==> flow/run.sh <==
#!/bin/bash
# the make line also repeats each setting of config.mk as NAME=value (left out here)
make -C /OpenROAD-flow-scripts/flow DESIGN_CONFIG=/design/flow/config.mk WORK_HOME=/design/flow/orfs CLKGATE_MAP_FILE= finish
==> flow/config.mk <==
export PLATFORM = sky130hd
export DESIGN_NAME = b58_cliky
export DESIGN_NICKNAME = b58_cliky
export VERILOG_FILES = /design/flow/design.v
export SDC_FILE = /design/flow/constraint.sdc
export NUM_CORES = 4
export LEC_CHECK = 0
export CAP_MARGIN = 20
export CELL_PAD_IN_SITES_GLOBAL_PLACEMENT = 0
export CORE_MARGIN = 2
export CORE_UTILIZATION = 58
export GPL_TIMING_DRIVEN = 1
export SLEW_MARGIN = 20
==> flow/constraint.sdc <==
create_clock -name core_clock -period 8.93 [get_ports {CLOCK_50}]
set_input_delay 1.7860 -clock core_clock [delete_from_list [all_inputs] [get_ports {CLOCK_50}]]
set_output_delay 1.7860 -clock core_clock [all_outputs]
set_load 0.01 [all_outputs]
==> flow/design.v <==
module b58_cliky
	(
		CLOCK_50,						 
    KEY,
    SW,
    HEX0, HEX1, HEX2, HEX3, HEX4, HEX5, HEX6, HEX7,
		PLOT_X,
		PLOT_Y,
		PLOT_COLOUR,
		PLOT_EN
	);
	input			CLOCK_50;				 
	input   [9:0]   SW;
	input   [3:0]   KEY;
    output 	[6:0]   HEX0, HEX1, HEX2, HEX3, HEX4, HEX5, HEX6, HEX7;
	output	[7:0]	PLOT_X;
	output	[7:0]	PLOT_Y;
	output	[2:0]	PLOT_COLOUR;
	output			PLOT_EN;
   wire resetn;
   assign resetn = SW[0];
	wire [2:0] colour;
	wire [7:0] x;
        wire [7:0] y;
	wire writeEn;
	assign PLOT_X = x;
	assign PLOT_Y = y;
	assign PLOT_COLOUR = colour;
	assign PLOT_EN = writeEn;
   wire [2:0] next_square, curr_square;
   wire [6:0] next_colour;
   wire [2:0] curr_colour;
   wire [3:0] next_mode, curr_mode;
   wire [15:0] score, high_score;
   wire [3:0] lives;
   wire times_up, have_pressed, correct_answer;
   wire [9:0] squares_drawn;
   wire [19:0] current_state, next_state;
   wire [4:0] pressed_key;
   top_clicky top(
   		.clk(CLOCK_50),
   		.resetn(resetn),
   		.restart(SW[9]),
   		.key1(~KEY[3]), .key2(~KEY[2]), .key3(~KEY[1]), .key4(~KEY[0]),
   		.next_square(next_square), 
		.curr_square(curr_square),
   		.next_colour(next_colour), 
   		.curr_colour(curr_colour),
   		.next_mode(next_mode), 
   		.curr_mode(curr_mode),
   		.score(score),
  		.high_score(high_score),
  		.lives(lives),
  		.x(x), 
  		.y(y),  
  		.colour(colour),  
  		.times_up(times_up), 
  		.have_pressed(have_pressed), 
  		.correct_answer(correct_answer),
  		.squares_drawn(squares_drawn),
   		.current_state(current_state), 
   		.next_state(next_state),
   		.pressed_key(pressed_key),
   		.plot(writeEn)  
   		);
      hex_display score_1(
        .IN(score[3:0]),
        .OUT(HEX0)
      );
      hex_display score_2(
        .IN(score[7:4]),
        .OUT(HEX1)
      );
	hex_display high_score_1(
        .IN(high_score[3:0]),
        .OUT(HEX6)
      );
	hex_display high_score_2(
        .IN(high_score[7:4]),
        .OUT(HEX7)
      );
      hex_display lives_count(
        .IN(lives),
        .OUT(HEX4)
      );
	assign HEX5 = 7'b1000111;
	assign HEX3 = 7'b0010010;
	assign HEX2 = 7'b1000110;
endmodule
module hex_display(IN, OUT);
   input [3:0] IN;
	 output reg [6:0] OUT;
	 always @(*)
	 begin
		case(IN[3:0])
			4'b0000: OUT = 7'b1000000;
			4'b0001: OUT = 7'b1111001;
			4'b0010: OUT = 7'b0100100;
			4'b0011: OUT = 7'b0110000;
			4'b0100: OUT = 7'b0011001;
			4'b0101: OUT = 7'b0010010;
			4'b0110: OUT = 7'b0000010;
			4'b0111: OUT = 7'b1111000;
			4'b1000: OUT = 7'b0000000;
			4'b1001: OUT = 7'b0011000;
			4'b1010: OUT = 7'b0001000;
			4'b1011: OUT = 7'b0000011;
			4'b1100: OUT = 7'b1000110;
			4'b1101: OUT = 7'b0100001;
			4'b1110: OUT = 7'b0000110;
			4'b1111: OUT = 7'b0001110;
			default: OUT = 7'b0111111;
		endcase
	end
endmodule
 module top_clicky(
   input clk, resetn, restart,
   input key1, key2, key3, key4,
   output wire [2:0] next_square, curr_square,
   output wire [6:0] next_colour, 
   output wire [2:0] curr_colour,
   output wire [3:0] next_mode,
   output wire [3:0] curr_mode,
   output wire [15:0] score,
   output wire [15:0] high_score,
   output wire [3:0] lives,
   output wire [7:0] x, y,
   output wire [2:0] colour,
   output wire times_up, have_pressed, correct_answer,
   output wire [9:0] squares_drawn,
   output wire [19:0] current_state, next_state,
   output wire [4:0] pressed_key,
   output wire plot
   );
    wire [4:0] ld_w_square;
    wire ld_next_square;
    wire update;
    wire reset, set_answer, drawing_bar;
    clicky_datapath d0(
      .clk(clk),
      .resetn(resetn),
      .start(1'd1),
      .reset(reset),
      .ld_w_square(ld_w_square),
      .ld_next_square(ld_next_square),
      .plot(plot),
      .pressed_key(pressed_key),
      .update(update),
      .set_answer(set_answer),
      .drawing_bar(drawing_bar),
      .times_up(times_up),
      .have_pressed(have_pressed), 
      .correct_answer(correct_answer),
      .squares_drawn(squares_drawn),
      .out_x(x),
      .out_y(y),
      .colour(colour),
      .score(score),
      .high_score(high_score),
      .lives(lives),
      .next_square(next_square),
      .next_colour(next_colour),
      .curr_colour(curr_colour),
      .curr_square(curr_square),
      .next_mode(next_mode),
      .curr_mode(curr_mode)
    );
    clicky_control c0(
      .resetn(resetn),
      .start(1'd1),
      .restart(restart),
      .times_up(times_up),
      .clk(clk),
      .key1(key1), 
      .key2(key2), 
      .key3(key3), 
      .key4(key4),
      .have_pressed(have_pressed), 
      .correct_answer(correct_answer),
      .squares_drawn(squares_drawn),
      .lives(lives), 
      .score(score),
      .ld_w_square(ld_w_square),
      .ld_next_square(ld_next_square),
      .plot(plot),
      .pressed_key(pressed_key),
      .update(update),
      .current_state(current_state), 
      .next_state(next_state),
      .reset(reset),
      .set_answer(set_answer),
      .drawing_bar(drawing_bar)
    );
endmodule
module clicky_control(
    input resetn,
    input start, 
    input restart,
    input times_up,
    input clk,
    input key1, key2, key3, key4,
    input have_pressed, correct_answer,
    input [9:0] squares_drawn,
    input [3:0] lives, 
    input [15:0] score,
    output reg [4:0] ld_w_square,
    output reg ld_next_square,
    output reg plot,
    output reg [4:0] pressed_key,
    output reg update,
    output reg [19:0] current_state, next_state,
    output reg reset,
    output reg set_answer,
    output reg drawing_bar
    );
    localparam
    START		           = 20'd1,
    LOAD_W_SQUARE_1		    =	20'd2,
    DRAW_W_SQUARE_1		    =	20'd3,
    DRAW_W_SQUARE_1_WAIT	    =	20'd4,
    LOAD_W_SQUARE_2		    =	20'd5,
    DRAW_W_SQUARE_2		    =	20'd6,
    DRAW_W_SQUARE_2_WAIT	    =	20'd7,
    LOAD_W_SQUARE_3		    =	20'd8,
    DRAW_W_SQUARE_3		    =	20'd9,
    DRAW_W_SQUARE_3_WAIT	    =	20'd10,
    LOAD_W_SQUARE_4		    =  20'd11,
    DRAW_W_SQUARE_4		    =  20'd12,
    DRAW_W_SQUARE_4_WAIT	    =	20'd13,
    LOAD_NEXT_SQUARE		    =  20'd14,
    DRAW_NEXT_SQUARE		    =	20'd15,
    DRAW_NEXT_SQUARE_WAIT	    =	20'd16,
    LOAD_LEFT_BAR           =    20'd30,
    DRAW_LEFT_BAR           =    20'd31,
    DRAW_LEFT_BAR_WAIT      =    20'd32,
    LOAD_RIGHT_BAR          =    20'd33,
    DRAW_RIGHT_BAR          =    20'd34,
    DRAW_RIGHT_BAR_WAIT     =    20'd35,
    WAIT_ANSWER		    =	20'd17,
    PRESSED_KEY_1_WAIT	    =	20'd19,
    PRESSED_KEY_2_WAIT	    =	20'd21,
    PRESSED_KEY_3_WAIT	    =	20'd23,
    PRESSED_KEY_4_WAIT	    =	20'd25,
    TIMES_UP			    =	20'd26,
    UPDATE_SCORE		    =	20'd27,
    RESTART			   	    =	20'd28,
    RESTART_WAIT	        =   20'd29,
	UPDATE_SCORE_WAIT		=   20'd36;
    always@(*)
    begin: state_table 
            case (current_state)
              START: next_state = start ? LOAD_W_SQUARE_1 : START;
              LOAD_W_SQUARE_1: next_state = DRAW_W_SQUARE_1;
              DRAW_W_SQUARE_1: next_state = (squares_drawn < 10'd256) ? DRAW_W_SQUARE_1 : DRAW_W_SQUARE_1_WAIT;
              DRAW_W_SQUARE_1_WAIT: next_state = LOAD_W_SQUARE_2;
              LOAD_W_SQUARE_2: next_state = DRAW_W_SQUARE_2;
              DRAW_W_SQUARE_2: next_state = (squares_drawn < 10'd256) ? DRAW_W_SQUARE_2 : DRAW_W_SQUARE_2_WAIT;
              DRAW_W_SQUARE_2_WAIT: next_state = LOAD_W_SQUARE_3;
              LOAD_W_SQUARE_3: next_state = DRAW_W_SQUARE_3;
              DRAW_W_SQUARE_3: next_state = (squares_drawn < 10'd256) ? DRAW_W_SQUARE_3 : DRAW_W_SQUARE_3_WAIT;
              DRAW_W_SQUARE_3_WAIT: next_state = LOAD_W_SQUARE_4;
              LOAD_W_SQUARE_4: next_state = DRAW_W_SQUARE_4;
              DRAW_W_SQUARE_4: next_state = (squares_drawn < 10'd256) ? DRAW_W_SQUARE_4 : DRAW_W_SQUARE_4_WAIT;
              DRAW_W_SQUARE_4_WAIT: next_state = LOAD_NEXT_SQUARE;
              LOAD_NEXT_SQUARE: next_state = DRAW_NEXT_SQUARE;
              DRAW_NEXT_SQUARE: next_state = (squares_drawn < 10'd256) ? DRAW_NEXT_SQUARE : DRAW_NEXT_SQUARE_WAIT;
              DRAW_NEXT_SQUARE_WAIT: next_state = LOAD_LEFT_BAR;
              LOAD_LEFT_BAR: next_state = DRAW_LEFT_BAR;
              DRAW_LEFT_BAR: next_state = (squares_drawn < 10'd480) ? DRAW_LEFT_BAR : DRAW_LEFT_BAR_WAIT;
              DRAW_LEFT_BAR_WAIT: next_state = LOAD_RIGHT_BAR;
              LOAD_RIGHT_BAR: next_state = DRAW_RIGHT_BAR;
              DRAW_RIGHT_BAR: next_state = (squares_drawn < 10'd480) ? DRAW_RIGHT_BAR : DRAW_RIGHT_BAR_WAIT;
              DRAW_RIGHT_BAR_WAIT: next_state = WAIT_ANSWER;
              WAIT_ANSWER:
                    begin
		              if (times_up == 1'b1)
                            next_state = TIMES_UP;
                      else if ((key1 == 1'b1) && (have_pressed == 1'b0))
                        	next_state = PRESSED_KEY_1_WAIT;
                      else if ((key2 == 1'b1) && (have_pressed == 1'b0))
                        	next_state = PRESSED_KEY_2_WAIT;
                      else if ((key3 == 1'b1) && (have_pressed == 1'b0))
                        	next_state = PRESSED_KEY_3_WAIT;
                      else if ((key4 == 1'b1) && (have_pressed == 1'b0))
                        	next_state = PRESSED_KEY_4_WAIT;
                      else
                        	next_state = WAIT_ANSWER;	
                    end
		    PRESSED_KEY_1_WAIT:
			begin
				if ((times_up == 1'b0) && (key1 == 1'b0))
					next_state = WAIT_ANSWER;
				else if (times_up == 1'b1)
					next_state = TIMES_UP;
				else
					next_state = PRESSED_KEY_1_WAIT;
			end
            PRESSED_KEY_2_WAIT:
			begin
				if ((times_up == 1'b0) && (key2 == 1'b0))
					next_state = WAIT_ANSWER;
				else if (times_up == 1'b1)
					next_state = TIMES_UP;
				else
					next_state = PRESSED_KEY_2_WAIT;
			end
            PRESSED_KEY_3_WAIT:
			begin
				if ((times_up == 1'b0) && (key3 == 1'b0))
					next_state = WAIT_ANSWER;
				else if (times_up == 1'b1)
					next_state = TIMES_UP;
				else
					next_state = PRESSED_KEY_3_WAIT;
			end
            PRESSED_KEY_4_WAIT:
			begin
				if ((times_up == 1'b0) && (key4 == 1'b0))
					next_state = WAIT_ANSWER;
				else if (times_up == 1'b1)
					next_state = TIMES_UP;
				else
					next_state = PRESSED_KEY_4_WAIT;
			end
                TIMES_UP: next_state = UPDATE_SCORE;
                UPDATE_SCORE: next_state = UPDATE_SCORE_WAIT;
					 UPDATE_SCORE_WAIT: next_state = (lives != 4'd0) ? LOAD_W_SQUARE_1 : RESTART;
                RESTART: next_state = restart ? RESTART_WAIT : RESTART;
                RESTART_WAIT: next_state = restart ? RESTART_WAIT : START;
            default:     next_state = START;
        endcase
    end
    always @(*)
    begin: enable_signals
	    set_answer = 1'b0;
      	reset = 1'b0;
      	ld_w_square = 5'd0;
		ld_next_square = 1'b0;
      	plot = 1'b0;
		pressed_key = 5'd0;
		update = 1'b0;
		drawing_bar = 1'b0;
        case (current_state)
           START:
             	begin
                reset = 1'b1;
                end
           LOAD_W_SQUARE_1: 
                begin
                set_answer = 1'b1;
                ld_w_square = 5'd1;
                end
           LOAD_W_SQUARE_2: 
                begin
                ld_w_square = 5'd2;
                end
           LOAD_W_SQUARE_3: 
                begin
                ld_w_square = 5'd3;
                end
           LOAD_W_SQUARE_4: 
                begin
                ld_w_square = 5'd4;
                end
           LOAD_NEXT_SQUARE: 
                begin
                ld_next_square = 1'b1;
                end
           LOAD_LEFT_BAR:
                begin
                ld_w_square = 5'd5;
                end
           LOAD_RIGHT_BAR:
                begin
                ld_w_square = 5'd6;
                end
           DRAW_W_SQUARE_1:
             	begin
                plot = 1'b1;
                end
           DRAW_W_SQUARE_2:
             	begin
                plot = 1'b1;
                end
           DRAW_W_SQUARE_3:
             	begin
                plot = 1'b1;
                end
           DRAW_W_SQUARE_4:
             	begin
                plot = 1'b1;
                end
           DRAW_NEXT_SQUARE:
             	begin
                plot = 1'b1;
                end
           DRAW_LEFT_BAR:
             	begin
                plot = 1'b1;
                drawing_bar = 1'b1;
                end
           DRAW_RIGHT_BAR:
             	begin
                plot = 1'b1;
                drawing_bar = 1'b1;
                end
           PRESSED_KEY_1_WAIT:
                begin
                pressed_key = 5'd1;
                end
           PRESSED_KEY_2_WAIT:
                begin
                pressed_key = 5'd2;
                end
           PRESSED_KEY_3_WAIT:
                begin
                pressed_key = 5'd3;
                end
           PRESSED_KEY_4_WAIT:
           	    begin
                pressed_key = 5'd4;
                end
           UPDATE_SCORE:
             	begin
                update = 1'b1;
                end
        endcase
    end 
    always@(posedge clk)
    begin: state_FFs
      if(!resetn || !start)
            current_state <= START;
        else
            current_state <= next_state;
    end 
endmodule
module clicky_datapath(
   input clk,
   input resetn,
   input start,
   input reset,
   input [4:0] ld_w_square,
   input ld_next_square,
   input plot,
   input [4:0] pressed_key,
   input update,
   input set_answer,
   input drawing_bar,
   output times_up,
   output reg have_pressed, correct_answer,
   output reg [9:0] squares_drawn,  
   output reg [7:0] out_x, out_y,
   output reg [2:0] colour, 
   output reg [15:0] score,
   output reg [15:0] high_score,
   output reg [3:0] lives,  
   output reg [2:0] next_square,
   output reg [6:0] next_colour,
   output reg [2:0] curr_colour,
   output reg [2:0] curr_square,
   output reg [3:0] next_mode,
   output reg [3:0] curr_mode
    );
    localparam
    w_square_1_x		=	8'd30,
    w_square_1_y		=	8'd52,
    w_square_2_x		=	8'd60,
    w_square_2_y		=	8'd52,
    w_square_3_x		=	8'd90,
    w_square_3_y		=	8'd52,
    w_square_4_x		=	8'd120,
    w_square_4_y		=	8'd52,
    left_bar_x          =   8'd0,
    right_bar_x         =   8'd156,
    bar_y               =   8'd0,
    black			=      3'b000,
    blue			=      3'b001,
    green			=      3'b010,
    cyan			=      3'b011,
    red			    =	   3'b100,
    pink			=      3'b101,
    yellow			=	   3'b110,
    white		    =	   3'b111;
    reg [17:0] max_count;
    reg inc_life, dec_life, inc_speed, dec_speed, inc_score, dec_score;
   rate_divider rate_div(
   			.clk(clk), 
   			.resetn(resetn),
   			.reset(reset), 
   			.max_count(max_count),
   		    .enable(times_up)
   		    );
   reg [7:0] x,y;
   reg [2:0] c;  
   reg [9:0] ct;
   wire [3:0] x_add = ct[3:0];
   wire [3:0] y_add = ct[7:4];
   wire [1:0] x_add_bar = ct[1:0];
   wire [7:0] y_add_bar = ct[9:2];
   always @(posedge clk)
   begin
		if (next_square >= 3'd4)
		    next_square <= 3'd0;
		else
		    next_square <= next_square + 3'd1;
		if (next_colour >= 7'd100)
		    next_colour <= 7'd0;
		else
		    next_colour <= next_colour + 7'd1;
		if (next_mode >= 4'd10)
		    next_mode <= 4'd0;
		else
		    next_mode <= next_mode + 7'd1;
       if (set_answer == 1'b1)
           correct_answer <= 1'b0;
        if (reset == 1'b1)
        begin
        x <= 8'd0;
        y <= 8'd0;
        c <= 3'd0;
        inc_speed <= 0;
        dec_speed <= 0;
        inc_life <= 0;
		  dec_life <= 0;
		  inc_score <= 0;
		  dec_score <= 0;
        have_pressed <= 1'd0;
        lives <= 4'd3;
        score <= 16'd0;
		  max_count <= 18'd18_000;
		  curr_mode <= 0;
        end
        if (update == 1'b1)
        begin
					 if (inc_speed)
    	            max_count <= max_count - (18'd1_000);
                if (dec_speed)
                    max_count <= max_count + (18'd1_000);
                if (inc_score)
					     begin
                    score <= score + 1;
						  if (high_score <= score+1)
								high_score <= score +1;
						  end
                if (dec_score)
                    score <= score - 1;
                if (inc_life)
                    lives <= lives + 1;
                if ((dec_life) & (lives != 0)) 
                    lives <= lives - 1;
					 if ((have_pressed == 1'b0) && ((curr_colour == 3'd0) || (curr_colour == 3'd1)) && (lives != 3'd0))
					     lives <= lives -1;
		    if (curr_mode == 4'd0)      
		    begin
		        if (next_mode == 4'd1)   
		            curr_mode <= 4'd1;
		    end
		    else if (curr_mode == 4'd3)  
		        curr_mode <= 4'd0;
		    else                         
		        curr_mode <= curr_mode + 4'd1;
        end
        if (pressed_key == 5'd1)
            begin
            inc_speed <= 0;
            dec_speed <= 0;
            inc_life <= 0;
            dec_life <= 0;
            inc_score <= 0;
            dec_score <= 0;
            if (curr_mode == 4'd0)
            begin
                if (curr_colour == 3'd4 && curr_square == 3'd1)
                begin
                	inc_speed <= 1'b1;
                end
                else if (curr_colour == 3'd3 && curr_square == 3'd1)
                begin
                        dec_speed <= 1'b1;
                end
                else if (curr_colour == 3'd2 && curr_square == 3'd1)
                begin
                        inc_life <= 1'b1;
                end
                else if (curr_colour == 3'd1)
                begin
                    if (curr_square == 3'd1)
                        inc_score <= 1'b1;
                    else
                        dec_life <= 1'b1;
                end
                else if (curr_colour == 3'd0)
                begin
                    if (curr_square != 3'd1)
                        inc_score <= 1'b1;
                    else
                        dec_life <= 1'b1;
                end
            end
         	else
         	begin
                if (curr_colour == 3'd4 && curr_square == 3'd1)
                begin
                    dec_speed <= 1'b1;
                end
                else if (curr_colour == 3'd3 && curr_square == 3'd1)
                begin
                    inc_speed <= 1'b1;
                end
                else if (curr_colour == 3'd2 && curr_square == 3'd1)
                begin
                     dec_life <= 1'b1;
                end
                else if (curr_colour == 3'd0)
                begin
                    if (curr_square == 3'd1)
                        inc_score <= 1'b1;
                    else
                        dec_life <= 1'b1;
                end
                else if (curr_colour == 3'd1)
                begin
                    if (curr_square != 3'd1)
                        inc_score <= 1'b1;
                    else
                        dec_life <= 1'b1;
                end
         	end    
            have_pressed <= 1'b1;
            end
        if (pressed_key == 5'd2)
            begin
            inc_speed <= 0;
            dec_speed <= 0;
            inc_life <= 0;
            dec_life <= 0;
            inc_score <= 0;
            dec_score <= 0;
            if (curr_mode == 4'd0)
            begin
                if (curr_colour == 3'd4 && curr_square == 3'd2)
                begin
                	inc_speed <= 1'b1;
                end
                else if (curr_colour == 3'd3 && curr_square == 3'd2)
                begin
                        dec_speed <= 1'b1;
                end
                else if (curr_colour == 3'd2 && curr_square == 3'd2)
                begin
                        inc_life <= 1'b1;
                end
                else if (curr_colour == 3'd1)
                begin
                    if (curr_square == 3'd2)
                        inc_score <= 1'b1;
                    else
                        dec_life <= 1'b1;
                end
                else if (curr_colour == 3'd0)
                begin
                    if (curr_square != 3'd2)
                        inc_score <= 1'b1;
                    else
                        dec_life <= 1'b1;
                end
            end
         	else
         	begin
                if (curr_colour == 3'd4 && curr_square == 3'd2)
                begin
                    dec_speed <= 1'b1;
                end
                else if (curr_colour == 3'd3 && curr_square == 3'd2)
                begin
                    inc_speed <= 1'b1;
                end
                else if (curr_colour == 3'd2 && curr_square == 3'd2)
                begin
                     dec_life <= 1'b1;
                end
                else if (curr_colour == 3'd0)
                begin
                    if (curr_square == 3'd2)
                        inc_score <= 1'b1;
                    else
                        dec_life <= 1'b1;
                end
                else if (curr_colour == 3'd1)
                begin
                    if (curr_square != 3'd2)
                        inc_score <= 1'b1;
                    else
                        dec_life <= 1'b1;
                end
         	end    
            have_pressed <= 1'b1;
            end
        if (pressed_key == 5'd3)
            begin
            inc_speed <= 0;
            dec_speed <= 0;
            inc_life <= 0;
            dec_life <= 0;
            inc_score <= 0;
            dec_score <= 0;
            if (curr_mode == 4'd0)
            begin
                if (curr_colour == 3'd4 && curr_square == 3'd3)
                begin
                	inc_speed <= 1'b1;
                end
                else if (curr_colour == 3'd3 && curr_square == 3'd3)
                begin
                        dec_speed <= 1'b1;
                end
                else if (curr_colour == 3'd2 && curr_square == 3'd3)
                begin
                        inc_life <= 1'b1;
                end
                else if (curr_colour == 3'd1)
                begin
                    if (curr_square == 3'd3)
                        inc_score <= 1'b1;
                    else
                        dec_life <= 1'b1;
                end
                else if (curr_colour == 3'd0)
                begin
                    if (curr_square != 3'd3)
                        inc_score <= 1'b1;
                    else
                        dec_life <= 1'b1;
                end
            end
         	else
         	begin
                if (curr_colour == 3'd4 && curr_square == 3'd3)
                begin
                    dec_speed <= 1'b1;
                end
                else if (curr_colour == 3'd3 && curr_square == 3'd3)
                begin
                    inc_speed <= 1'b1;
                end
                else if (curr_colour == 3'd2 && curr_square == 3'd3)
                begin
                     dec_life <= 1'b1;
                end
                else if (curr_colour == 3'd0)
                begin
                    if (curr_square == 3'd3)
                        inc_score <= 1'b1;
                    else
                        dec_life <= 1'b1;
                end
                else if (curr_colour == 3'd1)
                begin
                    if (curr_square != 3'd3)
                        inc_score <= 1'b1;
                    else
                        dec_life <= 1'b1;
                end
         	end    
            have_pressed <= 1'b1;
            end
        if (pressed_key == 5'd4)
            begin
            inc_speed <= 0;
            dec_speed <= 0;
            inc_life <= 0;
            dec_life <= 0;
            inc_score <= 0;
            dec_score <= 0;
            if (curr_mode == 4'd0)
            begin
                if (curr_colour == 3'd4 && curr_square == 3'd4)
                begin
                	inc_speed <= 1'b1;
                end
                else if (curr_colour == 3'd3 && curr_square == 3'd4)
                begin
                        dec_speed <= 1'b1;
                end
                else if (curr_colour == 3'd2 && curr_square == 3'd4)
                begin
                        inc_life <= 1'b1;
                end
                else if (curr_colour == 3'd1)
                begin
                    if (curr_square == 3'd4)
                        inc_score <= 1'b1;
                    else
                        dec_life <= 1'b1;
                end
                else if (curr_colour == 3'd0)
                begin
                    if (curr_square != 3'd4)
                        inc_score <= 1'b1;
                    else
                        dec_life <= 1'b1;
                end
            end
         	else
         	begin
                if (curr_colour == 3'd4 && curr_square == 3'd4)
                begin
                    dec_speed <= 1'b1;
                end
                else if (curr_colour == 3'd3 && curr_square == 3'd4)
                begin
                    inc_speed <= 1'b1;
                end
                else if (curr_colour == 3'd2 && curr_square == 3'd4)
                begin
                     dec_life <= 1'b1;
                end
                else if (curr_colour == 3'd0)
                begin
                    if (curr_square == 3'd4)
                        inc_score <= 1'b1;
                    else
                        dec_life <= 1'b1;
                end
                else if (curr_colour == 3'd1)
                begin
                    if (curr_square != 3'd4)
                        inc_score <= 1'b1;
                    else
                        dec_life <= 1'b1;
                end
         	end    
            have_pressed <= 1'b1;
            end
        if (ld_w_square == 5'd1)
        begin
		      have_pressed <= 1'd0;
            x <= w_square_1_x;
            y <= w_square_1_y;
            c <= white;
				inc_speed <= 0;
            dec_speed <= 0;
            inc_life <= 0;
            dec_life <= 0;
            inc_score <= 0;
            dec_score <= 0;
        end
        else if (ld_w_square == 5'd2)
        begin
            x <= w_square_2_x;
            y <= w_square_2_y;
            c <= white;
        end
        else if (ld_w_square == 5'd3)
        begin
            x <= w_square_3_x;
            y <= w_square_3_y;
            c <= white;
        end
        else if (ld_w_square == 5'd4)
        begin
            x <= w_square_4_x;
            y <= w_square_4_y;
            c <= white;
        end
        else if (ld_w_square == 5'd5)
        begin
            x <= left_bar_x;
            y <= bar_y;
            if (curr_mode == 4'd0)
                c <= black;
            else
                c <= red;
        end
        else if (ld_w_square == 5'd6)
        begin
            x <= right_bar_x;
            y <= bar_y;
            if (curr_mode == 4'd0)
                c <= black;
            else
                c <= red;
        end
       if (ld_next_square == 1'b1)
       begin
	    if (score%5 == 4)
	    begin
	        max_count <= max_count - (18'd1_000);
	    end
	    if (next_colour >= 7'd0 && next_colour <= 7'd44)
	    begin
	            c <= red;
                curr_colour <= 3'd1;
        end
	    else if (next_colour >= 7'd45 && next_colour <= 7'd89)
	    begin
	            c <= yellow;
                curr_colour <= 3'd0;
        end
	    else if (next_colour >= 7'd90 && next_colour <= 7'd94)
	    begin
	            c <= green;
                curr_colour <= 3'd2;
        end
	    else if (next_colour >= 7'd95 && next_colour <= 7'd97)
	    begin
                c <= pink;
                curr_colour <= 3'd4;
        end
	    else if (next_colour >= 7'd98 && next_colour <= 7'd100)
	    begin
		        c <= cyan;
                curr_colour <= 3'd3;
        end
            if (next_square == 3'd1)
            begin
            	x <= w_square_1_x;
            	y <= w_square_1_y;
              	curr_square <= 3'd1;
            end
            else if (next_square == 3'd2)
            begin
            	x <= w_square_2_x;
            	y <= w_square_2_y;
                curr_square <= 3'd2;
            end
            else if (next_square == 3'd3)
            begin
            	x <= w_square_3_x;
            	y <= w_square_3_y;
                curr_square <= 3'd3;
            end
            else if (next_square == 3'd4)
            begin
            	x <= w_square_4_x;
            	y <= w_square_4_y;
                curr_square <= 3'd4;
            end
        end
        if (plot == 1'b0)
            ct <= 0;
        else if (ct == 10'd1023)
            begin
            ct <= 0;
            end
        else if (plot == 1'b1)
            ct <= ct + 1'b1;
        else
            ct <= ct;
        if (plot == 1'b0) 
        begin
            out_x <= 8'b0000_0000;
            out_y <= 8'b0000_0000;
            colour <= 3'b000;
            squares_drawn <= 10'd0;
        end
        else
        begin
            if (drawing_bar == 1'b1)
            begin
                out_x <= x + x_add_bar;
                out_y <= y + y_add_bar;
                colour <= c;
            end
            else
            begin
                out_x <= x + x_add;
                out_y <= y + y_add;
                colour <= c;
            end
            squares_drawn <= squares_drawn + 10'd1;
        end
        if (!resetn)
        begin
            lives <= 4'd3;
            score <= 16'd0;
            have_pressed <= 1'b0;
            correct_answer <= 1'b0;
            next_square <= 3'd1;
            next_colour <= 7'd0;
            squares_drawn <= 10'd0;
            max_count <= 18'd18_000;
            high_score <= 16'd0;
            inc_life <= 0;
            dec_life <= 0;
            inc_speed <= 0;
            dec_speed <= 0;
            inc_score <= 0;
            dec_score <= 0;
            curr_mode <= 0;
            next_mode <= 0;
            curr_colour <= 3'd0;
            curr_square <= 3'd0;
            x <= 8'd0;
            y <= 8'd0;
            c <= 3'd0;
            ct <= 10'd0;
            out_x <= 8'd0;
            out_y <= 8'd0;
            colour <= 3'd0;
        end
    end
endmodule
module rate_divider(
  	input clk,
  	input resetn,
	input reset,
  	input [17:0] max_count, 
  	output reg enable
    );
  	reg [17:0] ct;
    always @(posedge clk)
    begin
		  if (!resetn)
		  begin
		      ct <= 18'd0;
				enable <= 1'b0;
		  end
		  else if (reset)
		  begin
		      ct <= max_count - 1;
				enable <= 1'b0;
		  end
        else if (ct > 0)
        begin
            ct <= ct - 18'd1;
      		enable <= 1'b0;
        end
        else
        begin
            ct <= max_count;
          	enable <= 1'b1;
        end
    end
endmodule
==> results.txt, run 1 <==
Implementation results

The count of endpoints failing setup in the final report is 18. Of the post-synthesis cell area, the dominant cell type holds 0.2287. The delay of the slowest critical-path stage is 540 ps.

The data arrival time of the worst path is 10,890 ps. Ranked by power, first place goes to the clock network. The cell with the biggest individual delay on the critical path is sky130_fd_sc_hd__or4_4. The cell-mix breakdown from Yosys lists the compound-gate area share as 0.2817.

The count of warning messages emitted by the tools is 77. The count of library flops with an enable pin is 0. Per STA, the library cell used most along the worst path is sky130_fd_sc_hd__buf_4. The kind of cell adding the most delay to the critical path is simple AND/OR/NAND/NOR gates. The routed layout has 21.80k vias. The destination of the critical timing path is top.d0.max_count[9]. The number of remaining DRC errors is 0. The number of hold buffers added after CTS was 0. Antenna repair during routing inserted a diode count of 0. The sequential power is about 1.1 mW. The synthesized instance count is around 2.6k.

In the floorplan report the effective utilization is 0.5868. The commonest cells after synthesis are 308 x sky130_fd_sc_hd__nor2_1, 247 x sky130_fd_sc_hd__nand2_1, 217 x sky130_fd_sc_hd__dfxtp_1. The required time reported for the critical path endpoint is 9330 ps. Setup repair after global routing could not meet its margin everywhere. The overall die area is 34,210 sq um. The busiest layer in global routing is met2. The share of total power dissipated in sequential elements is 0.386. The last weighted congestion value of the routability-driven placer is 0.9555. The clock-pin slew on the worst setup and hold paths is around 60 ps. Per the skew report, the later register of the worst-skew pair sees a clock latency of 560 ps. The most repeated cell in the gate-level netlist after synthesis is sky130_fd_sc_hd__nor2_1. The switching portion of total power comes to 0.2974.

In this run, the synthesized area fraction spent on and/or/nand/nor cells is recorded as 0.2682. The final HPWL from detailed placement is 43,930 um. After global routing the overflow that remains totals 0. The flow ran to the end, but the layout failed its checks. The routed wire length is 62,640 um. The internal power of the cells totals 1.981 mW.

The number of instances in the placed design is 3,366. The number of antenna violations at the first check in global routing is 0. The met2 track demand over resource in global routing is 0.5979. The mean post-synth cell area is 7.236 sq um.

Overall routing resource usage recorded by global route was 0.3459. The count of buffers inserted at the top-level ports is between 60 and 70. The violation count after the first detailed-route iteration is 1,902.

Max-slew check failures listed in the final report amount to 0. The type of the worst setup path is reg2reg. The report counts max-capacitance violations totalling 0.

The flow reports power dissipated in combinational cells as 0.497 mW. The cell type with the largest total area after synthesis is sky130_fd_sc_hd__dfxtp_1. The clock group total power is 1.23 mW.

The pin count of the biggest net entering global routing is 55. The combinational share of power is 0.176. The finished design was reported to have a net count of about 3.1k. The run did not pass the layout checks because of negative setup slack.

The startpoint of the most critical register-to-register path is top.d0.score[13]. The adder-cell share of the synthesized area is 0.06192. The report lists the number of standard-cell rows as 66. Excluding fillers, the count of instances in the completed layout stands at approximately 3.5k. The synthesis report lists the most area-consuming cells as sky130_fd_sc_hd__dfxtp_1 23%, sky130_fd_sc_hd__nor2_1 6.1%, sky130_fd_sc_hd__ha_1 5.7%. Along the critical path, the tally of buffer and inverter instances is 14. The global-route wire length before repair is 98,210 um. TritonCTS created 26 clock buffers. The endpoint with the worst hold slack is top.d0.squares_drawn[0]. The netlist area before placement is 18,990 sq um. The logic depth of the worst setup path including buffers is approximately 48. The placed instance area is ~23,000 sq um.

The tightest min-delay check is of the reg2reg type. The register-to-register setup slack is -1560 ps. The top fanout value on the critical path is 27. The synthesized design contains 217 register bits.

The worst slack at placement is -1970 ps. Setup slack on the critical path of the routed design comes to -1557 ps. The startpoint of the worst hold path is top.d0.squares_drawn[0]. Of the post-synthesis cell area, the part taken by muxes is 0.03761. Per the synth stats, the flop cell with the highest instance count is sky130_fd_sc_hd__dfxtp_1.

The total power divided by cell area is 112.2 nW/um^2. The iteration tally of the first detailed-router pass is 6. The leakage component of the power was reported as 10.41 nW. In this run the layout overhead on the synthesized area is reported as 32.24%. The achievable frequency is between 90 and 100 MHz.

Looking at the clock tree report, the root buffer type is sky130_fd_sc_hd__clkbuf_16. Yosys shows that the main logic family after synthesis is AND-OR/OR-AND gates. The worst register-to-register path has a depth of 48. The height of the chip is 185.0 um.

In the global route stage, met1 resource usage came out at 0.4294. In the final timing run, aggregate negative setup slack is -27,200 ps. After layout, the setup clock skew is reported as 37.51 ps. The first element of the critical path is top.d0.score[13]. The total non-filler cell area in the finished layout is 25,120 sq um. The number of buffers on the longest clock path is 3. CTS built an H-tree with a depth of 1. The worst setup path is captured at a flip-flop.

Summed over all nets, the switching power comes to 0.8383 mW. The detail route stage leaves a number of antenna-violating nets equal to 0. The number of cells in the yosys synthesis report is 2,625. The via count of the first global-routing pass is ~20k. The number of cells traversed by the worst hold path is 1. The post-route fraction of the period consumed by the critical path is 1.174.

The final number of hold-violating endpoints is 0. The share of total power dissipated in the clock network is 0.437. The die extent in x is about 180 um. The area figure in the yosys stat output is between 15,000 and 20,000 sq um. Yosys mapped the design onto 116 distinct sky130hd cell types. Per Yosys stat, the portion of area used by sequential elements is 0.2287.

Across the VDD grid, the largest voltage drop is 179.3 uV. Per the detail_route report, routed wire per instance is 17.98 um. The async set or reset register ratio after synthesis is 0. The kind of start point of the critical path is a flip-flop. The capture point of the worst reg-to-reg path is top.d0.max_count[9]. The number of clock sinks is 217. The yosys warning tally is 4. TritonCTS built the clock tree. The actual transition at the worst max-transition pin is around 980 ps. The minimum clock period is roughly 10,000 ps. In the routed layout, each cell is associated on average with a via count of 6.256.

The number of placed I/O pins is 91. The max-slew headroom at the worst pin is 0.3266. The area of the core is 32,370 sq um.

In this run, the synthesized area fraction spent on xor and xnor cells is recorded as 0.05757. For met3 alone, demand over resource in global routing was 0.03618.
==> metal layers <==
metal | wire, um | part of all wire
met3 | 3812 | 0.061
met2 | 29940 | 0.48
met1 | 25790 | 0.41
met4 | 3096 | 0.049
met5 | 0 | 0
==> area by class of cell <==
type	instances	area, sq um
Multi-Input combinational cell	2144	14550
Fill cell	2411	7252
Sequential cell	217	4349
Timing Repair Buffer	519	4219
Clock buffer	33	747.0
Tap cell	442	553.0
Inverter	115	431.7
Clock inverter	14	266.5
==> per-stage QoR <==
step / hold slack [ps] / total power [mW] / util
detailed placement: 438.4 / 1.584 / 0.6974
floorplan: 417.5 / 1.452 / -
global placement: 427.9 / 1.572 / 0.6974
finish: 448.8 / 2.819 / 0.7760
global route: 463.3 / 2.923 / 0.7760
CTS: 450.9 / 2.814 / 0.7563
==> what timing repair did <==
action                                  4_1_cts  5_1_grt
buffers inserted                             45       26
gates cloned                                  3        0
pin swaps                                    58       62
endpoints found under the setup margin       18       18
resized                                     102      103
==> run 2, diff against run 1 <==
- ABC_AREA: default -> 1
- CELL_PAD_IN_SITES_GLOBAL_PLACEMENT: 0 -> default
- CORE_UTILIZATION: 58 -> 72
- CTS_CLUSTER_SIZE: default -> 93
- GPL_TIMING_DRIVEN: 1 -> default
- PLACE_DENSITY: default -> 0.6
- SETUP_SLACK_MARGIN: default -> 2.18
- TNS_END_PERCENT: default -> 20
- clock period: 8.93 -> 8.96 ns (I/O delays scaled with it)
==> run 2 against run 1 <==
The flow now stops in global routing. Synthesized area shrank 1.7%. Synthesized cell count grew 16%. Die size down 20%.
==> results.txt, run 2 <==
Implementation results

The run stopped with a tool error. The terminating stage of the flow is global routing. The tool reported: "[ERROR GRT-0116] Global routing finished with congestion. Check the congestion regions in the DRC Viewer". The height of the chip is 165.1 um (-11%). The number of unique standard cell types used by synthesis came to 69 (-41%). The synthesis-stage register bit count came to 217 (unchanged). The area share of xor/xnor cells in the synthesized design is 0.03376 (-0.02381). The number of clock sinks is 217 (unchanged). The synthesis report lists the most area-consuming cells as sky130_fd_sc_hd__dfxtp_1 23%, sky130_fd_sc_hd__nand2_1 15%, sky130_fd_sc_hd__nor2_1 8.1%. The area share of the largest cell type after synthesis is 0.2326 (+0.003892). The sequential share of the synthesized area was 0.2326 (+0.003892).

The synthesized-area fraction occupied by and/or/nand/nor cells is 0.4040 (+0.1358). The async set or reset register ratio after synthesis is 0 (unchanged). The commonest cells after synthesis are 735 x sky130_fd_sc_hd__nand2_1, 405 x sky130_fd_sc_hd__nor2_1, 387 x sky130_fd_sc_hd__inv_1. The number of placed I/O pins is 91 (unchanged).

The final HPWL from detailed placement is 42,460 um (-3.4%). The overall die area is 27,240 sq um (-20%). The multiplexer area fraction after synthesis is 0 (-0.03761). The number of buffers on the longest clock path is 3 (unchanged).

For this run, the total global-route usage over all layers was measured as 0.7100. The die extent in x was 165.1 um (-11%). The and-or/or-and share of the synthesized area is 0.1553 (-0.1264). The largest family of logic cells by area is simple AND/OR/NAND/NOR gates. The yosys warning tally is 4 (unchanged). The number of cells in the yosys synthesis report was 3,054 (+16%). The netlist area before placement was 18,680 sq um (-1.7%). The count of buffers inserted at the top-level ports was 61 (unchanged).

The worst slack at placement is -1537 ps (+432.7 ps). The number of hold-repair buffers added at the cts stage is 0 (unchanged). sky130_fd_sc_hd__dfxtp_1 takes more of the synthesized area than any other cell. The total number of placement rows is 58 (-12%).

The mean post-synth cell area is 6.115 sq um (-15%). The area figure in the yosys stat output is 18,680 sq um (-1.7%). The number of buffers inserted during clock tree synthesis is 22 (-15%). Recorded from the global router log, the overflow total was about 44.

The number of H-tree levels was 1 (unchanged). The synthesized instance count was 3,054 (+16%). The tree is rooted in a sky130_fd_sc_hd__clkbuf_16. The adder-cell share of the synthesized area came to 0.05976 (-0.002162). The area of the core is 25,330 sq um (-22%). The count of library flops with an enable pin is 0 (unchanged). The pre-placement core utilization is 0.7374 (+0.1507).

The most repeated cell in the gate-level netlist after synthesis is sky130_fd_sc_hd__nand2_1. The last weighted congestion value of the routability-driven placer is 1.078 (+13%). The most frequently used flop master after synthesis is sky130_fd_sc_hd__dfxtp_1.
==> run 2: stage by stage <==
stage | setup TNS [ps] | hold slack, ps | instances | cell area, sq um | total power [mW]
4_1_cts | -19400 | 454.0 | 3790 | 23750 | 2.578
3_5_place_dp | -27070 | 444.0 | 3687 | 22020 | 1.610
3_3_place_gp | -17240 | 427.5 | 3687 | 22020 | 1.582
2_1_floorplan | -8434 | 408.3 | 3073 | 19150 | 1.471
==> run 2: metal layers <==
layer  overflow  track usage
met1          0       0.6937
met2         16       0.9191
met3          2       0.5332
met4         26       0.7040
met5          0       0.1875
==> run 2: repair_timing <==
| item | in CTS |
|---|---|
| setup endpoints to repair | 18 |
| resized | 128 |
| gates cloned | 5 |
| pin swaps | 87 |
| setup buffers | 60 |
==> run 3, diff against run 2 <==
- ABC_AREA: 1 -> default
- CELL_PAD_IN_SITES_DETAIL_PLACEMENT: default -> 0
- CELL_PAD_IN_SITES_GLOBAL_PLACEMENT: default -> 1
- CORE_ASPECT_RATIO: default -> 0.52
- CORE_MARGIN: 2 -> 5
- CORE_UTILIZATION: 72 -> 29
- CTS_CLUSTER_SIZE: 93 -> default
- PLACE_DENSITY: 0.6 -> default
- PLACE_DENSITY_LB_ADDON: default -> 0.13
- SETUP_SLACK_MARGIN: 2.18 -> default
- TNS_END_PERCENT: 20 -> default
- clock period: 8.96 -> 9.65 ns (I/O delays scaled with it)
==> run 3 against run 2 <==
Now fails the layout checks on negative setup slack. Synthesized cell count fell by 14%. Synthesized area grew 1.7%. Die size grew to 2.6 times the previous value.
==> results.txt, run 3 <==
Implementation results

The number of instances in the placed design is 3,819 (+3.6%). For this run, global-route usage on met3 was measured as 0.03706.

Entering global routing, the biggest net connects 55 pins. The internal cell power is 1.778 mW. The total overflow left after global routing is 0. The netlist area before placement was 18,990 sq um (+1.7%). Switching power as a fraction of the total was reported as 0.3178. The number of H-tree levels is 1 (unchanged). The top fanout value on the critical path is 8. After synthesis, the most frequently instantiated cells are 308 x sky130_fd_sc_hd__nor2_1, 247 x sky130_fd_sc_hd__nand2_1, 217 x sky130_fd_sc_hd__dfxtp_1. The first global-routing pass estimated 116,400 um of wire. The dominant power group is the clock network. The multiplexer area fraction after synthesis is 0.03761 (+0.03761). The net count of the finished layout is 3,168. The yosys warning tally was 4 (unchanged). The layout checks failed on negative setup slack. The sequential share of power is 0.388. The class of the most critical hold timing path is reg2reg. The global routing stage identified its most utilized layer as met1. For the worst reg-to-reg path, the endpoint reported by OpenROAD is top.d0.max_count[6]. For this run, the script counts the antenna cells in the layout as 0. The actual transition at the worst max-transition pin is approximately 1200 ps. The final number of hold-violating endpoints is 0.

In the final layout, the fill cell count is 6,627. The area share of xor/xnor cells in the synthesized design is 0.05757 (+0.02381). The net switching component of the power is 0.8284 mW. Routing resource usage on met1 recorded by global route was 0.3624. The final worst setup slack is -749.6 ps. The kind of start point of the critical path is a flip-flop. The overall routing resource usage is 0.2043. The worst vdd rail ir drop is 118.0 uV.

The number of unique standard cell types used by synthesis is 116 (+68%). The arrival time of data at the worst endpoint is listed as 10,900 ps. In this design, the critical path's most frequently occurring cell is sky130_fd_sc_hd__buf_6. The count of buffers inserted at the top-level ports is 61 (unchanged). The total number of placement rows came to 67 (+16%).

The endpoint with the worst hold slack is top.d0.squares_drawn[0]. The minimum clock period is 10,400 ps. The count of warning messages emitted by the tools is 75. Summing over every cut layer, the via total after detailed routing is 21.26k. The number of placed I/O pins is 91 (unchanged). The max-slew check reports its worst relative slack as 0.2066.

In the hold timing report, the worst path depth is 1. Counting cells, the worst reg-to-reg path comes to 52. The most frequently used flop master after synthesis is sky130_fd_sc_hd__dfxtp_1. The mean post-synth cell area is 7.236 sq um (+18%). The destination of the critical timing path is top.d0.max_count[6].

The die extent in x came to 364.9 um (+120%). The area share of the largest cell type after synthesis is 0.2287 (-0.003892). The final report lists the setup-violating endpoint count as 18.

In the routed layout, each cell is associated on average with a via count of 5.386. The worst register-to-register path has a setup slack of -750 ps. The share of total power dissipated in combinational logic is 0.186. The sequential share of the synthesized area is 0.2287 (-0.003892). The number of buffers on the longest clock path is 3 (unchanged). The largest family of logic cells by area is AND-OR/OR-AND gates. The delay of the slowest critical-path stage is roughly 550 ps. The final HPWL from detailed placement came to 57,570 um (+36%). The count of nets left with antenna violations once routing finished came out at 0. The final instance count without filler cells is 3,946. After the first detailed-routing iteration, the DRC count stood at roughly 2.0k. The sequential power reported by the tool is 1.01 mW. The iteration tally of the first detailed-router pass is 6. The cell with the biggest individual delay on the critical path is sky130_fd_sc_hd__or4_4. The adder-cell share of the synthesized area is 0.06192 (+0.002162). Setup repair after global routing could not meet its margin everywhere. The TritonCTS clock tree is yes.

The last weighted congestion value of the routability-driven placer is 0.8920 (-17%). The async set or reset register ratio after synthesis is 0 (unchanged). For reference, the final report shows the max-slew violation count at 0. The routed wire length is 75,420 um. The overall die area is 70,990 sq um (+160%). The via count of the first global-routing pass was 19.48k. Looking at the gate-level netlist, the highest instance count belongs to sky130_fd_sc_hd__nor2_1. The pre-placement core utilization is 0.2939 (-0.4435).

The achievable frequency is between 90 and 100 MHz. The area taken by multi-input logic gates is 14,900 sq um. The critical path buffer and inverter count is 18. The count of library flops with an enable pin is 0 (unchanged). The startpoint of the worst hold path is top.d0.squares_drawn[0]. The required time reported for the critical path endpoint is ~10,000 ps. Clock tree synthesis selected as its root buffer the cell sky130_fd_sc_hd__clkbuf_16. The area figure in the yosys stat output is 18,990 sq um (+1.7%). The skew report gives the latency at the later pin of the worst-skew pair as approximately 560 ps. Per the detail_route report, routed wire per instance is about 19 um. The number of clock sinks is 217 (unchanged). The met2 track demand over resource in global routing is 0.2408. The clock group total power is roughly 1.1 mW. The worst register-to-register path begins at top.d0.score[14]. The synthesis report lists the most area-consuming cells as sky130_fd_sc_hd__dfxtp_1 23%, sky130_fd_sc_hd__nor2_1 6.1%, sky130_fd_sc_hd__ha_1 5.7%. The DRC violation total left in the routed layout is recorded as 0. Looking at the worst setup and hold paths, the clock pins of their registers show a slew of 70 ps. The power report lists the combinational group at ~0.5 mW.

The logic depth of the worst setup path including buffers is 52. The first element of the critical path is top.d0.score[14]. The and-or/or-and share of the synthesized area came to 0.2817 (+0.1264). The clock network power share is 0.426. The kind of cell with the highest combined delay along the critical path is simple AND/OR/NAND/NOR gates. Across the routed clock network, the largest skew measured is 14.07 ps. The final hold slack is 444.9 ps. The max-capacitance violation count is 0. The cell leakage power is approximately 11 nW. The synthesized instance count was 2,625 (-14%). The area of the core is 64,630 sq um (+160%). The sequential cell area in the final layout is 4350 sq um. The sort of element at the end of the critical path is a flip-flop. In the finished design, the share of the clock period the worst path needs comes to 1.078. The synthesis-stage register bit count is 217 (unchanged).

The synthesized-area fraction occupied by and/or/nand/nor cells is 0.2682 (-0.1358). The cell type that accounts for the most area after synthesis is sky130_fd_sc_hd__dfxtp_1. The number of antenna violations at the first check in global routing is 1.

The run finished, with violations left. The number of buffers inserted during clock tree synthesis is 26 (+18%). The area added between synthesis and finish is 38.64%. The worst setup path is of the reg2reg kind.

The number of cells in the yosys synthesis report is 2,625 (-14%). The total power divided by cell area is 98.98 nW/um^2. The height of the chip is 194.6 um (+18%).
[run 3: area by class of cell]
cell class	instances	area share
clock buffer	38	0.03027
clock inverter	9	0.005797
inverter	115	0.01639
multi-input combinational	2145	0.5657
sequential	217	0.1652
tap	862	0.04096
timing repair buffer	560	0.1757
[run 3: timing repair]
action	4_1_cts	5_1_grt
setup buffers	59	22
pin swaps	74	49
hold buffers	0	0
gates resized	212	72
gates cloned	2	0
endpoints found under the setup margin	18	18
[run 3: stage by stage]
step                setup TNS [ps]  cell area [sq um]  total power [mW]  setup WS [ps]    util
floorplan                    -5158              19310             1.344         -391.2       -
global placement            -23200              23370             1.501          -1400  0.3616
detailed placement          -25730              23370             1.504          -1532  0.3616
CTS                         -10530              25870             2.630         -646.5  0.4002
global route                -20390              26330             2.733          -1239  0.4074
finish                      -12080              26330             2.607         -749.6  0.4074
[run 3: per-layer routing]
| metal | vias up | share of wire |
|---|---|---|
| met2 | 653 | 0.34 |
| met1 | 10090 | 0.57 |
| li1 | 10450 | - |
| met4 | 4 | 0.012 |
| met5 | - | 0.00034 |
| met3 | 59 | 0.077 |
==> run 4, diff against run 3 <==
- ABC_AREA: default -> 1
- CELL_PAD_IN_SITES_DETAIL_PLACEMENT: 0 -> default
- CELL_PAD_IN_SITES_GLOBAL_PLACEMENT: 1 -> default
- CORE_ASPECT_RATIO: 0.52 -> default
- CORE_MARGIN: 5 -> 2
- CORE_UTILIZATION: 29 -> 72
- CTS_CLUSTER_DIAMETER: default -> 396
- CTS_CLUSTER_SIZE: default -> 93
- PLACE_DENSITY: default -> 0.6
- PLACE_DENSITY_LB_ADDON: 0.13 -> default
- TNS_END_PERCENT: default -> 20
- clock period: 9.65 -> 8.72 ns (I/O delays scaled with it)
==> run 4 against run 3 <==
The run now fails in global routing. Synthesized area down 1.7%. Die size down 62%. Synthesized cell count up 16%.
==> results.txt, run 4 <==
Implementation results

Summed over all instances, the cell type with the most area after synthesis is sky130_fd_sc_hd__dfxtp_1. The area share of xor/xnor cells in the synthesized design is 0.03376 (-0.02381). The pre-placement core utilization came to 0.7374 (+0.4435). The and-or/or-and share of the synthesized area is 0.1553 (-0.1264). The overall die area came to 27,240 sq um (-62%). The remaining global-route overflow is roughly 380. The flow did not finish. The area of the core is 25,330 sq um (-61%). The multiplexer area fraction after synthesis came to 0 (-0.03761). The number of instances in the placed design is 3,689 (-3.4%). The terminating stage of the flow is global routing. The area share of the largest cell type after synthesis was 0.2326 (+0.003892).

The number of clock sinks was 217 (unchanged). The height of the chip is 165.1 um (-15%). The synthesized-area fraction occupied by and/or/nand/nor cells is 0.4040 (+0.1358). Post-synth the commonest register cell is sky130_fd_sc_hd__dfxtp_1. The overall routing resource usage is 0.8378.

The adder-cell share of the synthesized area is 0.05976 (-0.002162). The count of buffers inserted at the top-level ports came to 61 (unchanged). The mean post-synth cell area was 6.115 sq um (-15%). The clock root buffer is sky130_fd_sc_hd__clkbuf_16. The number of cells in the yosys synthesis report is 3,054 (+16%). Ranked by total cell area, the synthesized netlist is headed by sky130_fd_sc_hd__dfxtp_1 23%, sky130_fd_sc_hd__nand2_1 15%, sky130_fd_sc_hd__nor2_1 8.1%. The total number of placement rows came to 58 (-13%). The sequential share of the synthesized area came to 0.2326 (+0.003892). The number of H-tree levels was 1 (unchanged). The synthesis-stage register bit count was 217 (unchanged). The number of buffers inserted during clock tree synthesis is 6 (-77%). The count of library flops with an enable pin was 0 (unchanged).

The number of hold-repair buffers added at the cts stage came to 0 (unchanged). The placed instance area was 22,050 sq um (-5.7%). The async set or reset register ratio after synthesis is 0 (unchanged). Sorting the synthesized cells by how often they occur yields 735 x sky130_fd_sc_hd__nand2_1, 405 x sky130_fd_sc_hd__nor2_1, 387 x sky130_fd_sc_hd__inv_1.

The first error in the log reads "[ERROR GRT-0232] Routing congestion too high. Check the congestion heatmap in the GUI". The worst slack at placement is -1708 ps (-175.5 ps). The number of buffers on the longest clock path was 3 (unchanged). The most repeated cell in the gate-level netlist after synthesis is sky130_fd_sc_hd__nand2_1.

The last weighted congestion value of the routability-driven placer is 1.075 (+20%). The synthesized instance count is 3,054 (+16%). The final HPWL from detailed placement is 42,420 um (-26%). The die extent in x is 165.1 um (-55%). The largest family of logic cells by area is simple AND/OR/NAND/NOR gates. The yosys warning tally was 4 (unchanged).

The netlist area before placement is 18,680 sq um (-1.7%). The area figure in the yosys stat output came to 18,680 sq um (-1.7%). The number of unique standard cell types used by synthesis is 69 (-41%). The number of placed I/O pins was 91 (unchanged).
run 4: per-layer routing:
metal / GRT overflow / track usage
met1: 3 / 0.8057
met2: 253 / 1.008
met3: 4 / 0.6878
met4: 118 / 0.9126
met5: 0 / 0.3049
run 4: metrics by stage:
step / utilization / TNS (ps)
CTS: 0.9052 / -22820
detailed placement: 0.8705 / -30020
global placement: 0.8705 / -22050
floorplan: - / -12750
run 4: repair_timing:
action	4_1_cts
gates cloned	4
pin swaps	55
setup buffers	35
setup endpoints to repair	18
resized	94
==> run 5, diff against run 4 <==
- ABC_AREA: 1 -> default
- CAP_MARGIN: 20 -> 5
- CTS_CLUSTER_DIAMETER: 396 -> default
- CTS_CLUSTER_SIZE: 93 -> default
- PLACE_DENSITY: 0.6 -> default
- TNS_END_PERCENT: 20 -> default
- clock period: 8.72 -> 12.0 ns (I/O delays scaled with it)
==> run 5 against run 4 <==
The run now finishes clean. Synthesized cell count shrank 14%. Synthesized area grew 1.7%. Die size grew 1.7%.
==> results.txt, run 5 <==
Implementation results

The run finished with no timing, DRC or antenna violations. The adder-cell share of the synthesized area is 0.06192 (+0.002162). Summed over all failing endpoints, the final setup total negative slack is 0 ps.

The and-or/or-and share of the synthesized area is 0.2817 (+0.1264). In this run the power spent charging and discharging nets is roughly 0.62 mW. The cell leakage power is between 8 and 9 nW.

Across every metal layer, demand over resource in global routing totals 0.3871. The remaining global-route overflow is 0. The kind of start point of the critical path is a flip-flop. The netlist area before placement was 18,990 sq um (+1.7%). The number of cells in the yosys synthesis report came to 2,625 (-14%). The required time reported for the critical path endpoint is 12,440 ps.

The last weighted congestion value of the routability-driven placer is 0.9805 (-8.7%). The cell type with the largest total area after synthesis is sky130_fd_sc_hd__dfxtp_1. The number of H-tree levels is 1 (unchanged). The average detailed-routed wire length per instance is 18.87 um. The worst setup path is of the reg2reg kind.

Nets still carrying antenna violations after routing amount to 0. The final HPWL from detailed placement came to 39,850 um (-6.1%). The largest clock skew in the final design is around 42 ps. For reference, the critical path is launched at top.d0.score[14].

The most repeated cell in the gate-level netlist after synthesis is sky130_fd_sc_hd__nor2_1. The kind of cell adding the most delay to the critical path is simple AND/OR/NAND/NOR gates. The number of inserted filler cells in the final layout is 1,787.

The final timing report counts setup violations totalling 0. In the log, the iteration count for the first detailed-route pass is 6. In this run the worst setup path terminates at top.d0.max_count[9].

The share of total power dissipated in the clock network is 0.422. The yosys warning tally is 4 (unchanged). The layout report lists the multi-input gate area as 13,730 sq um. The worst hold path terminates at top.d0.squares_drawn[0]. In the routed layout, each cell is associated on average with a via count of 6.818.

The critical path buffer and inverter count is 5. The number of hold-repair buffers added at the cts stage is 0 (unchanged). The number of clock sinks was 217 (unchanged). Per the final timing report, the hold violations number 0. The top fanout value on the critical path is 14.

Switching power as a fraction of the total was reported as 0.3048. The violation count after the first detailed-route iteration is 2,371. The area figure in the yosys stat output is 18,990 sq um (+1.7%).

The number of unique standard cell types used by synthesis is 116 (+68%). The via count of the first global-routing pass is between 15k and 20k. The largest family of logic cells by area is AND-OR/OR-AND gates. The max-capacitance violation count is 0. The max-slew violation count is 0.

The sequential share of power is 0.396. The synthesized-area fraction occupied by and/or/nand/nor cells came to 0.2682 (-0.1358). The largest part of the power goes to the clock network. The sequential power is 0.813 mW. The largest single stage delay on the critical path is ~560 ps. The number of antenna violations at the first check in global routing came to 0. The die extent in x is 166.4 um (+0.82%). STA lists the startpoint of the worst hold path as top.d0.squares_drawn[0]. The clock insertion delay at the later pin of the skew report is 570 ps.

The final worst setup slack is 542.5 ps. Per the STA report, the cell with the highest stage delay on the worst path is sky130_fd_sc_hd__or4_1. The internal cell power is 1.426 mW. The overall die area is 27,700 sq um (+1.7%). Power spread over the standard cell area amounts to 97.06 nW/um^2. The sort of element at the end of the critical path is a flip-flop.

The synthesized instance count was 2,625 (-14%). The number of buffers on the longest clock path is 3 (unchanged). For flop-to-flop paths, the worst setup slack is 540 ps. The depth of the worst register-to-register path is 40. The mean post-synth cell area is 7.236 sq um (+18%). The async set or reset register ratio after synthesis is 0 (unchanged). The minimum clock period is 11,460 ps.

The clock root buffer is sky130_fd_sc_hd__clkbuf_16. Entering global routing, the biggest net connects roughly 45 pins. The sequential cell area in the final layout is 4344 sq um.

According to the timing report, the arrival time at the worst endpoint equals 11,900 ps. For this run, the script counts the antenna cells in the layout as 0. The multiplexer area fraction after synthesis was 0.03761 (+0.03761). The pre-placement core utilization was 0.7310 (-0.006447). The clock group total power is 0.865 mW. The worst hold path belongs to the class reg2reg. The height of the chip is 166.4 um (+0.82%). The count of library flops with an enable pin is 0 (unchanged). The count of buffers inserted at the top-level ports is 61 (unchanged). The vias after detailed routing is 20.45k. The global-route wire length before repair is 92,430 um. The power report attributes to the combinational group a share of 0.182.

The most frequently used flop master after synthesis is sky130_fd_sc_hd__dfxtp_1. The slew check shows that the tightest pin keeps a relative margin of 0.3057. In this run the critical register-to-register path is captured at top.d0.max_count[9]. Post-route period utilization is reported as 0.9548.

The sequential share of the synthesized area is 0.2287 (-0.003892). The area of the core is 25,980 sq um (+2.6%). The area share of xor/xnor cells in the synthesized design is 0.05757 (+0.02381). The number of placed I/O pins is 91 (unchanged). Summing over the stages, the warning tally comes to approximately 74. Summed over all layers, the routed wires come to approximately 57,000 um. For this run, design rule violations remaining after detail routing come to 0. The logic depth of the worst setup path including buffers is 40. The pin closest to its max-slew limit shows a slew of a little over 1000 ps. The synthesis-stage register bit count is 217 (unchanged). The total number of placement rows is 59 (+1.7%). The worst slack at placement was -11.56 ps (+1696 ps). The number of buffers inserted during clock tree synthesis is 24 (+18). The worst register-to-register path begins at top.d0.score[14]. The highest clock rate this design can be run at is 87.28 MHz.

The power in combinational cells is roughly 0.37 mW. The net count of the finished layout is 2,751. The TritonCTS clock tree is yes. The most critical hold endpoint after final layout shows a slack of 449.8 ps. The area share of the largest cell type after synthesis is 0.2287 (-0.003892). In the hold timing report, the worst path depth is 1. For reference, the top cells by area after synthesis are sky130_fd_sc_hd__dfxtp_1 23%, sky130_fd_sc_hd__nor2_1 6.1%, sky130_fd_sc_hd__ha_1 5.7%.

The timing report gives the clock slew at the launch and capture registers of the worst setup and hold paths as 60 ps. By count the netlist is led by 308 x sky130_fd_sc_hd__nor2_1, 247 x sky130_fd_sc_hd__nand2_1, 217 x sky130_fd_sc_hd__dfxtp_1. The area added between synthesis and finish is 11.22%. The worst vdd rail ir drop is 129.3 uV.
## run 5: layout make-up
type / instances / area share
sequential: 217 / 0.2056
clock inverter: 12 / 0.01244
timing repair buffer: 146 / 0.06005
multi-input combinational: 2144 / 0.6500
clock buffer: 31 / 0.03157
tap: 335 / 0.01984
inverter: 115 / 0.02043
## run 5: stage by stage
stage	instances	area [sq um]	util	power, mW
finish	3000	21130	0.8130	2.051
global route	3000	21130	0.8130	2.114
CTS	2988	20810	0.8008	2.035
detailed placement	2945	19870	0.7648	1.181
global placement	2945	19870	0.7648	1.164
floorplan	2644	19070	-	1.081
## run 5: routing by layer
metal,routed length [um],GRT usage,share of wire
met1,22180,0.4768,0.39
met2,26620,0.6626,0.47
met3,4917,0.04967,0.087
met4,2890,0.2020,0.051
met5,0,0,0
## run 5: what timing repair did
| item | CTS | global route |
|---|---|---|
| cloned | 0 | 0 |
| gates resized | 1 | 41 |
| setup endpoints to repair | 6 | 18 |
| buffers inserted | 0 | 12 |
| pin swaps | 0 | 9 |
==> run 6, diff against run 5 <==
- CAP_MARGIN: 5 -> 20
- HOLD_SLACK_MARGIN: default -> -0.07
- PLACE_DENSITY: default -> 0.66
- clock period: 12.0 -> 10.6 ns (I/O delays scaled with it)
==> run 6 against run 5 <==
The layout now fails its checks (negative setup slack). Largest power group is now sequential cells. Final area grew 9.6%. Sequential power grew 14%. Register-to-register slack lost 1400 ps.
==> results.txt, run 6 <==
Implementation results

The dominant power group is sequential cells. The final hold slack is 481.9 ps (+32.10 ps). The clock group total power is 0.822 mW (-5.0%). The iteration tally of the first detailed-router pass is 12 (+6). The clock root buffer is sky130_fd_sc_hd__clkbuf_16. The largest family of logic cells by area is AND-OR/OR-AND gates. The clock insertion delay at the later pin of the skew report came to 540 ps (-30 ps). The final number of hold-violating endpoints is 0 (unchanged). The total power is 2.183 mW (+6.5%). The most frequently used flop master after synthesis is sky130_fd_sc_hd__dfxtp_1. The area share of the largest cell type after synthesis was 0.2287 (unchanged). The area of the core is 25,980 sq um (unchanged). The largest clock skew in the final design is 29.19 ps (-13.27 ps).

The number of cells traversed by the worst hold path is 1 (unchanged). The sequential power is 0.924 mW (+14%). The main area contributors are sky130_fd_sc_hd__dfxtp_1 23%, sky130_fd_sc_hd__nor2_1 6.1%, sky130_fd_sc_hd__ha_1 5.7%.

The number of H-tree levels is 1 (unchanged). The violation count after the first detailed-route iteration is 3,421 (+44%). The vias after detailed routing is 23.05k (+13%). The minimum clock period came to 11,490 ps (+31.09 ps). The most critical min-delay path falls under reg2reg. The total number of placement rows is 59 (unchanged). The depth of the worst register-to-register path is 45 (+13%). The routed wire length is 68,350 um (+21%). The number of remaining DRC errors is 0 (unchanged). The yosys warning tally was 4 (unchanged). The max-slew headroom at the worst pin came to 0.2133 (-0.09236).

The global-route wire length before repair is 99,020 um (+7.1%). The number of placed I/O pins is 91 (unchanged). The run finished, with violations left. The pre-placement core utilization came to 0.7310 (unchanged).

The area share of xor/xnor cells in the synthesized design is 0.05757 (unchanged). The multiplexer area fraction after synthesis was 0.03761 (unchanged). The count of warning messages emitted by the tools is 75 (+1.4%). The placed instance area is 21,340 sq um (+7.4%). The post-detailed-route via-to-cell ratio is 7.149 (+4.9%). The number of unique standard cell types used by synthesis is 116 (unchanged).

Between the synthesized netlist and the finished layout, the area growth was recorded as 21.92%. The net count of the finished layout was 2,975 (+8.1%). The number of buffers on the longest clock path is 3 (unchanged). The die extent in x is 166.4 um (unchanged). The power in combinational cells is 0.438 mW (+18%). The critical path buffer and inverter count is 13 (+8). The most critical setup path has its startpoint at top.d0.score[0]. The clock-pin slew on the worst setup and hold paths is 70 ps (about the same).

The area figure in the yosys stat output came to 18,990 sq um (unchanged). The cell with the biggest individual delay on the critical path is sky130_fd_sc_hd__a21oi_1. The most repeated cell in the gate-level netlist after synthesis is sky130_fd_sc_hd__nor2_1. The destination of the critical timing path is top.d0.max_count[16]. The top fanout value on the critical path came to 12 (-2). The total non-filler cell area in the finished layout is 23,160 sq um (+9.6%).

The worst slack at placement is -366.2 ps (-354.6 ps). The final worst setup slack came to -888.6 ps (-1431 ps). The sequential share of the synthesized area is 0.2287 (unchanged). The overall routing resource usage is 0.4151 (+0.02799).

Counting instances in the post-synthesis netlist gives the leading cell types as 308 x sky130_fd_sc_hd__nor2_1, 247 x sky130_fd_sc_hd__nand2_1, 217 x sky130_fd_sc_hd__dfxtp_1. The number of antenna violations at the first check in global routing is 4 (+4). The synthesized-area fraction occupied by and/or/nand/nor cells was 0.2682 (unchanged). The combinational share of power is 0.201 (+0.019). The sort of element at the end of the critical path is a flip-flop. The synthesis-stage register bit count is 217 (unchanged). The remaining global-route overflow is 0 (unchanged). The and-or/or-and share of the synthesized area is 0.2817 (unchanged). The worst setup path is launched from a flip-flop. The delay of the slowest critical-path stage is 570 ps (about the same). The count of endpoints failing setup in the final report is 18 (+18). The netlist area before placement was 18,990 sq um (unchanged). The adder-cell share of the synthesized area came to 0.06192 (unchanged). The async set or reset register ratio after synthesis is 0 (unchanged). The register-to-register setup slack is -890 ps (-1430 ps). The sequential share of power is 0.423 (+0.027). The number of buffers inserted during clock tree synthesis is 23 (-4.2%). The average detailed-routed wire length per instance came to 21.20 um (+12%). The startpoint of the most critical register-to-register path is top.d0.score[0]. The number of clock sinks is 217 (unchanged). The cell type with the largest total area after synthesis is sky130_fd_sc_hd__dfxtp_1. The post-route fraction of the period consumed by the critical path is 1.084 (+0.1290). The actual transition at the worst max-transition pin came to 1165 ps (+152.7 ps). The cell leakage power is 9.483 nW (+13%). The count of library flops with an enable pin is 0 (unchanged). The TritonCTS clock tree is yes. The worst vdd rail ir drop is 180.2 uV (+39%). The logic depth of the worst setup path including buffers came to 45 (+13%). The synthesized instance count is 2,625 (unchanged).

The max-capacitance violation count came to 0 (unchanged). The required time reported for the critical path endpoint is 10,980 ps (-1460 ps). The final HPWL from detailed placement is 42,190 um (+5.9%). The mean post-synth cell area was 7.236 sq um (unchanged).

The endpoint identified for the worst register-to-register timing path is top.d0.max_count[16]. The antenna violation net count after detailed routing was 0 (unchanged). The height of the chip is 166.4 um (unchanged). The last weighted congestion value of the routability-driven placer is 0.9559 (-2.5%). The switching share of power is 0.3290 (+0.02421). The pin count of the biggest net entering global routing came to 55 (+22%). The net switching component of the power is 0.7181 mW (+15%). The max-slew violation count is 0 (unchanged).

The overall die area is 27,700 sq um (unchanged). The clock network power share is 0.376 (-0.046). The worst setup path is of the reg2reg kind. Failing layout checks were recorded as negative setup slack. The via count of the first global-routing pass is 20.97k (+8.8%).
-- run 6: repair_timing --
action | CTS | global route
buffers inserted | 1 | 46
pin swaps | 6 | 73
hold buffers | 0 | 0
endpoints found under the hold margin | 0 | 0
gates resized | 18 | 127
cloned | 0 | 3
setup endpoints to repair | 18 | 18
-- run 6: layer usage --
layer  share of wire  track usage  wire (um)  vias up
met3            0.11      0.05870       7738      614
met1            0.35       0.4814      23740    10470
met4           0.081       0.2350       5519        2
met5         0.00031            0         21        -
li1                -            -          -    10050
met2            0.46       0.7337      31330     1906
-- run 6: layout make-up --
type                       count  area [sq um]
antenna                        1         2.502
multi-input combinational   2144         14160
timing repair buffer         371          3037
fill                        1297          2828
inverter                     115         431.7
sequential                   217          4349
tap                          335         419.2
clock buffer                  32         659.4
clock inverter                 9         95.09
-- run 6: stage by stage --
| stage | std cells | setup TNS, ps | utilization |
|---|---|---|---|
| 2_1_floorplan | 2644 | 0 | - |
| 3_3_place_gp | 3133 | -243.1 | 0.8211 |
| 3_5_place_dp | 3133 | -4693 | 0.8211 |
| 4_1_cts | 3175 | 0 | 0.8541 |
| 5_1_grt | 3223 | -16380 | 0.8911 |
| 6_report | 3224 | -14610 | 0.8912 |
Power figures rest on the tool's default switching activity, not on a simulated workload.
